==> run Y: inputs <==
// calc
module calc(
    input clk,  
    input rst_n,  
    input [7:0] num,
    input [2:0] op,
    input start,
    output reg [15:0] result,
    output reg [15:0] display_val,  
    output [2:0] led_op,  
    output reg stop
);
clock: 32.1 ns
lec_check: 0
cap_margin: 20
core_margin: 2
core_utilization: 72
cts_cluster_size: 10
hold_slack_margin: -0.09
place_density_lb_addon: 0.24
slew_margin: 20
run.sh (not shown) runs the stock make flow with config.mk's settings and CLKGATE_MAP_FILE=.
==> inputs of run M, as changes to run Y <==
- CORE_UTILIZATION: 72 -> 70
- CTS_CLUSTER_DIAMETER: not set -> 28
- CTS_CLUSTER_SIZE: 10 -> 34
- HOLD_SLACK_MARGIN: -0.09 -> not set
- PLACE_DENSITY_LB_ADDON: 0.24 -> not set
- SETUP_SLACK_MARGIN: not set -> 4.94
==> flow/constraint.sdc (replaced) <==
create_clock -name core_clock -period 18.7 [get_ports {clk}]
set_input_delay 3.7400 -clock core_clock [delete_from_list [all_inputs] [get_ports {clk}]]
set_output_delay 3.7400 -clock core_clock [all_outputs]
set_load 0.01 [all_outputs]
==> inputs of run H, as changes to run Y <==
- CORE_UTILIZATION: 72 -> 59
- CTS_CLUSTER_SIZE: 10 -> not set
- HOLD_SLACK_MARGIN: -0.09 -> not set
- PLACE_DENSITY_LB_ADDON: 0.24 -> not set
==> flow/constraint.sdc (replaced) <==
create_clock -name core_clock -period 29.2 [get_ports {clk}]
set_input_delay 5.8400 -clock core_clock [delete_from_list [all_inputs] [get_ports {clk}]]
set_output_delay 5.8400 -clock core_clock [all_outputs]
set_load 0.01 [all_outputs]
==> results <==
| quantity | run M | run H | run Y |
|---|---|---|---|
| Final GP Congestion | 1.05 | 0.986 | 1.08 |
| Worst setup timing slack at the placement stage | -33220 ps | -19600 ps | - |
| Initial standard-cell utilization of the core | 0.704 | 0.593 | 0.733 |
| Mux frac, synth | 0.0354 | 0.0354 | 0.0354 |
| Detailed-placement wirelength estimate | 129 mm | 103 mm | - |
| Die span in x | 220 um | 239 um | 217 um |
| Post-synthesis instance area | 0.0326 mm2 | 0.0326 mm2 | 0.0326 mm2 |
| Post-Synthesis Cells | 4622 | 4622 | 4622 |
| Overall die area | 0.0482 mm2 | 0.0571 mm2 | 0.0469 mm2 |
| FP Rows | 79 | 86 | 77 |
| Area of the placeable core | 0.0463 mm2 | 0.0549 mm2 | 0.0444 mm2 |
| Run status | aborted with a tool error | aborted with a tool error | aborted with a tool error |
| Last stage reached | clock tree synthesis | global routing | detailed placement |
| Placed cells | 6543 | 6682 | - |
| Post-Place Cell Area | 0.0444 mm2 | 0.0448 mm2 | - |
| Chip area in the Yosys report | 0.0326 mm2 | 0.0326 mm2 | 0.0326 mm2 |
| Synth Area per Inst | 7.04 um2 | 7.04 um2 | 7.04 um2 |
| Die H | 220 um | 239 um | 217 um |


==> job 5120 <==
==> flow/design.v <==
module half_addr(
    input a,
    input b,
    output sum,
    output carry  
);
assign sum = a ^ b;
assign carry = a & b;
endmodule
module full_addr(
    input a,
    input b,
    input cin,  
    output sum,
    output carry  
);
assign sum = a ^ b ^ cin;
assign carry = (a & b) | (cin & (a ^ b));
endmodule
module i4_addr(
    input  [3:0] a,           
    input  [3:0] b,           
    input        cin,         
    input        valid_in,    
    output [3:0] sum,         
    output       group_g,     
    output       group_p,     
    output       ready_out    
);
wire [3:0] g, p;
assign g = a & b;           
assign p = a | b;           
wire c1, c2, c3;
assign c1 = g[0] | (p[0] & cin);
assign c2 = g[1] | (p[1] & g[0]) | (p[1] & p[0] & cin);
assign c3 = g[2] | (p[2] & g[1]) | (p[2] & p[1] & g[0]) | (p[2] & p[1] & p[0] & cin);
assign group_g = g[3] | (p[3] & g[2]) | (p[3] & p[2] & g[1]) | (p[3] & p[2] & p[1] & g[0]);
assign group_p = p[3] & p[2] & p[1] & p[0];
assign sum[0] = a[0] ^ b[0] ^ cin;
assign sum[1] = a[1] ^ b[1] ^ c1;
assign sum[2] = a[2] ^ b[2] ^ c2;
assign sum[3] = a[3] ^ b[3] ^ c3;
reg ready_out_reg;
always @(*) begin
    if (valid_in) begin
        ready_out_reg = 1'b1;
    end else begin
        ready_out_reg = 1'b0;
    end
end
assign ready_out = ready_out_reg;
endmodule
module i8_addr(
    input  [7:0] a,           
    input  [7:0] b,           
    input        cin,         
    input        valid_in,    
    output [7:0] sum,         
    output       group_g,     
    output       group_p,     
    output       ready_out    
);
wire [3:0] a_low  = a[3:0];
wire [3:0] a_high = a[7:4];
wire [3:0] b_low  = b[3:0];
wire [3:0] b_high = b[7:4];
wire c4;                
wire g_low, p_low;      
wire g_high, p_high;    
wire ready_low, ready_high;
i4_addr cla_low(
    .a(a_low), .b(b_low), .cin(cin), .valid_in(valid_in),
    .sum(sum[3:0]), .group_g(g_low), .group_p(p_low), .ready_out(ready_low)
);
i4_addr cla_high(
    .a(a_high), .b(b_high), .cin(c4), .valid_in(valid_in),
    .sum(sum[7:4]), .group_g(g_high), .group_p(p_high), .ready_out(ready_high)
);
assign c4 = g_low | (p_low & cin);
assign group_g = g_high | (p_high & g_low);
assign group_p = p_high & p_low;
assign ready_out = ready_low & ready_high;
endmodule
module i16_add(
    input  [15:0] a,          
    input  [15:0] b,          
    input        valid_in,    
    output [15:0] sum,        
    output       carry_out,   
    output       ready_out    
);
wire [7:0] a_low  = a[7:0];   
wire [7:0] a_high = a[15:8];  
wire [7:0] b_low  = b[7:0];
wire [7:0] b_high = b[15:8];
wire c0, c8;                
wire g_low, p_low;          
wire g_high, p_high;        
wire ready_low, ready_high; 
assign c0 = 1'b0;           
i8_addr cla_low_8bit(
    .a(a_low), .b(b_low), .cin(c0), .valid_in(valid_in),
    .sum(sum[7:0]), .group_g(g_low), .group_p(p_low), .ready_out(ready_low)
);
i8_addr cla_high_8bit(
    .a(a_high), .b(b_high), .cin(c8), .valid_in(valid_in),
    .sum(sum[15:8]), .group_g(g_high), .group_p(p_high), .ready_out(ready_high)
);
assign c8 = g_low | (p_low & c0);                   
assign carry_out = g_high | (p_high & g_low) | (p_high & p_low & c0);  
assign ready_out = ready_low & ready_high;
endmodule
module i16_sub(
    input  [15:0] a,          
    input  [15:0] b,          
    input        valid_in,    
    output [15:0] diff,       
    output       borrow_out,  
    output       ready_out    
);
wire [15:0] b_neg = ~b;  
wire [7:0] a_low  = a[7:0];
wire [7:0] a_high = a[15:8];
wire [7:0] b_low  = b_neg[7:0];
wire [7:0] b_high = b_neg[15:8];
wire c0, c8;               
wire g_low, p_low;         
wire g_high, p_high;       
wire ready_low, ready_high;
wire carry_result;
assign c0 = 1'b1;           
i8_addr cla_low_8bit(
    .a(a_low), .b(b_low), .cin(c0), .valid_in(valid_in),
    .sum(diff[7:0]), .group_g(g_low), .group_p(p_low), .ready_out(ready_low)
);
i8_addr cla_high_8bit(
    .a(a_high), .b(b_high), .cin(c8), .valid_in(valid_in),
    .sum(diff[15:8]), .group_g(g_high), .group_p(p_high), .ready_out(ready_high)
);
assign c8 = g_low | (p_low & c0);
assign carry_result = g_high | (p_high & g_low) | (p_high & p_low & c0);
assign borrow_out = ~carry_result;
assign ready_out = ready_low & ready_high;
endmodule
module i16_mul(
    input signed [15:0] a,    
    input signed [15:0] b,    
    input        valid_in,
    output signed [15:0] prod,  
    output       ready_out
);
wire sign_a = a[15];
wire sign_b = b[15];
wire sign_res = sign_a ^ sign_b;
wire [15:0] abs_a = sign_a ? (~a + 1'b1) : a;
wire [15:0] abs_b = sign_b ? (~b + 1'b1) : b;
reg [15:0] abs_prod;
integer i;
always @(*) begin
    abs_prod = 16'd0;
    for(i = 0; i < 16; i = i + 1) begin
        if(abs_b[i]) begin
            abs_prod = abs_prod + (abs_a << i);
        end
    end
end
assign prod = sign_res ? (~abs_prod + 1'b1) : abs_prod;
assign ready_out = valid_in;
endmodule
module i16_div(
    input signed [15:0] a,    
    input signed [15:0] b,    
    input        valid_in,
    output signed [15:0] quot,  
    output       ready_out
);
wire sign_a = a[15];
wire sign_b = b[15];
wire sign_res = sign_a ^ sign_b;
wire [15:0] abs_a = sign_a ? (~a + 1'b1) : a;
wire [15:0] abs_b = sign_b ? (~b + 1'b1) : b;
reg [15:0] abs_quot;
reg [31:0] temp_r;  
integer i;
always @(*) begin
    temp_r = 32'd0;
    if (abs_b == 0) begin
        abs_quot = 16'hFFFF;  
    end else begin
        abs_quot = 16'd0;
        temp_r = 32'd0;
        for(i = 15; i >= 0; i = i - 1) begin
            temp_r = temp_r << 1;
            temp_r[0] = abs_a[i];  
            if(temp_r >= {16'd0, abs_b}) begin
                temp_r = temp_r - {16'd0, abs_b};
                abs_quot[i] = 1'b1;
            end
        end
    end
end
assign quot = sign_res ? (~abs_quot + 1'b1) : abs_quot;
assign ready_out = valid_in;
endmodule
module calc(
    input clk,  
    input rst_n,  
    input [7:0] num,
    input [2:0] op,
    input start,
    output reg [15:0] result,
    output reg [15:0] display_val,  
    output [2:0] led_op,  
    output reg stop
);
reg [15:0] local_result;
reg local_stop;
localparam ADD = 3'd6;
localparam SUB = 3'd5;
localparam MUL = 3'd4;
localparam DIV = 3'd1;
localparam ENT = 3'd2;
localparam CLR = 3'd3;
reg [15:0] a, b;
reg [2:0] local_op;
assign led_op = local_op;  
wire [15:0] res_add, res_sub, res_mul, res_div;
i16_add u_add(.a(a), .b(b), .valid_in(1'b1), .sum(res_add), .carry_out(), .ready_out());
i16_sub u_sub(.a(a), .b(b), .valid_in(1'b1), .diff(res_sub), .borrow_out(), .ready_out());
i16_mul u_mul(.a(a), .b(b), .valid_in(1'b1), .prod(res_mul), .ready_out());
i16_div u_div(.a(a), .b(b), .valid_in(1'b1), .quot(res_div), .ready_out());
localparam S_INPUT_A = 2'b00;
localparam S_INPUT_B = 2'b01;
reg [2:0] state;
always @(posedge clk) begin
	if (~rst_n) begin
    	local_stop <= 0;
        a <= 0;
        b <= 0;
        local_result <= 0;
        display_val <= 0;
        local_op <= 0;
        state <= S_INPUT_A;
    end else begin
        if (~start&local_stop) begin
        local_stop <= 0;
        end else if (start&~local_stop) begin
            case (state)
            S_INPUT_A: begin
                if (op == CLR) begin
                    a <= 0; b <= 0; display_val <= 0; local_result <= 0; local_op <= 0;
                end else if (op == ADD || op == SUB || op == MUL || op == DIV) begin
                    local_op <= op;
                    b <= 0;
                    state <= S_INPUT_B;
                end else if (op == 0) begin
                    a <= a * 16'd10 + {8'd0, num};
                    display_val <= a * 16'd10 + {8'd0, num};
                end
            end
            S_INPUT_B: begin
                if (op == CLR) begin
                    a <= 0; b <= 0; display_val <= 0; local_result <= 0; local_op <= 0;
                    state <= S_INPUT_A;
                end else if (op == ENT) begin
                    case (local_op)
                    ADD: begin local_result <= res_add; display_val <= res_add; end
                    SUB: begin local_result <= res_sub; display_val <= res_sub; end
                    DIV: begin local_result <= res_div; display_val <= res_div; end
                    MUL: begin local_result <= res_mul; display_val <= res_mul; end
                    endcase
                    a <= 0;
                    local_op <= 0;  
                    state <= S_INPUT_A;
                end else if (op == 0) begin
                    b <= b * 16'd10 + {8'd0, num};
                    display_val <= b * 16'd10 + {8'd0, num};
                end
            end
            endcase
            local_stop <= 1;
        end
    end
end
always @(posedge clk) begin
    result <= local_result;
    stop <= local_stop;
end
endmodule
==> flow/run.sh <==
#!/bin/bash
# the make line also repeats each setting of config.mk as NAME=value (left out here)
make -C /OpenROAD-flow-scripts/flow DESIGN_CONFIG=/design/flow/config.mk WORK_HOME=/design/flow/orfs CLKGATE_MAP_FILE= finish
==> flow/config.mk <==
export PLATFORM = sky130hd
export DESIGN_NAME = calc
export DESIGN_NICKNAME = calc
export VERILOG_FILES = /design/flow/design.v
export SDC_FILE = /design/flow/constraint.sdc
export NUM_CORES = 4
export LEC_CHECK = 0
export CAP_MARGIN = 20
export CORE_MARGIN = 2
export CORE_UTILIZATION = 72
export CTS_CLUSTER_SIZE = 10
export HOLD_SLACK_MARGIN = -0.09
export PLACE_DENSITY_LB_ADDON = 0.26
export SLEW_MARGIN = 20
==> flow/constraint.sdc <==
create_clock -name core_clock -period 32.1 [get_ports {clk}]
set_input_delay 6.4200 -clock core_clock [delete_from_list [all_inputs] [get_ports {clk}]]
set_output_delay 6.4200 -clock core_clock [all_outputs]
set_load 0.01 [all_outputs]
==> inputs of job 8937, as changes to job 5120 <==
--- a/flow/config.mk
+++ b/flow/config.mk
@@ -7,8 +7,7 @@
 export LEC_CHECK = 0
 export CAP_MARGIN = 20
 export CORE_MARGIN = 2
-export CORE_UTILIZATION = 72
-export CTS_CLUSTER_SIZE = 10
+export CORE_UTILIZATION = 70
 export HOLD_SLACK_MARGIN = -0.09
-export PLACE_DENSITY_LB_ADDON = 0.26
+export PLACE_DENSITY = 0.6
 export SLEW_MARGIN = 20
==> inputs of job 2921, as changes to job 5120 <==
==> flow/config.mk (replaced) <==
export PLATFORM = sky130hd
export DESIGN_NAME = calc
export DESIGN_NICKNAME = calc
export VERILOG_FILES = /design/flow/design.v
export SDC_FILE = /design/flow/constraint.sdc
export NUM_CORES = 4
export LEC_CHECK = 0
export CAP_MARGIN = 20
export CORE_MARGIN = 2
export CORE_UTILIZATION = 17
export PLACE_DENSITY = 0.6
export SLEW_MARGIN = 20
==> flow/constraint.sdc (replaced) <==
create_clock -name core_clock -period 52.6 [get_ports {clk}]
set_input_delay 10.5200 -clock core_clock [delete_from_list [all_inputs] [get_ports {clk}]]
set_output_delay 10.5200 -clock core_clock [all_outputs]
set_load 0.01 [all_outputs]
==> qor summary <==
| item | job 5120 | job 8937 | job 2921 |
|---|---|---|---|
| Overall die area | 46900 µm² | 48200 µm² | 195000 µm² |
| Async set or reset register ratio after synthesis | 0% | 0% | 0% |
| Status | aborted with a tool error | aborted with a tool error | timing/DRC/antenna clean |
| Failing step | detailed placement | clock tree synthesis | - |
| EDFF count, synth | 0 | 0 | 0 |
| Register area share after synthesis | 5.35% | 5.35% | 5.35% |
| Cell count after placement | - | 6523 | 7258 |
| HPWL after DPL | - | 127000 µm | 97000 µm |
| Row Count | 77 | 79 | 160 |
| XOR/XNOR Area Share | 10.4% | 10.4% | 10.4% |
| Synth Cell Area | 32600 µm² | 32600 µm² | 32600 µm² |
| Core Region | 44400 µm² | 46300 µm² | 190000 µm² |
| Synthesized-area fraction occupied by adder cells | 20.9% | 20.9% | 20.9% |
| Fp_density | 73.3% | 70.4% | 17.1% |
| Most instantiated flip-flop cell in the synthesis netlist | sky130_fd_sc_hd__dfxtp_1 | sky130_fd_sc_hd__dfxtp_1 | sky130_fd_sc_hd__dfxtp_1 |
| Net count entering floorplan | 5158 | 5158 | 5158 |
| Instance area at placement | - | 44200 µm² | 37700 µm² |
| Post-place setup slack | - | -19.70 ns | -0.384 ns |
| Y dimension of the die | 217 µm | 220 µm | 442 µm |
| Final weighted congestion in routability-driven placement | 1.11 | 1.07 | 0.949 |
| Chip area in the Yosys report | 32600 µm² | 32600 µm² | 32600 µm² |
| FF+latch count, synth | 87 | 87 | 87 |
| Warnings, synthesis | 4 | 4 | 4 |
| Buffers on Ports | 49 | 49 | 49 |
| Synthesized-area fraction occupied by and/or/nand/nor cells | 24.6% | 24.6% | 24.6% |
| Width of the chip | 217 µm | 220 µm | 442 µm |
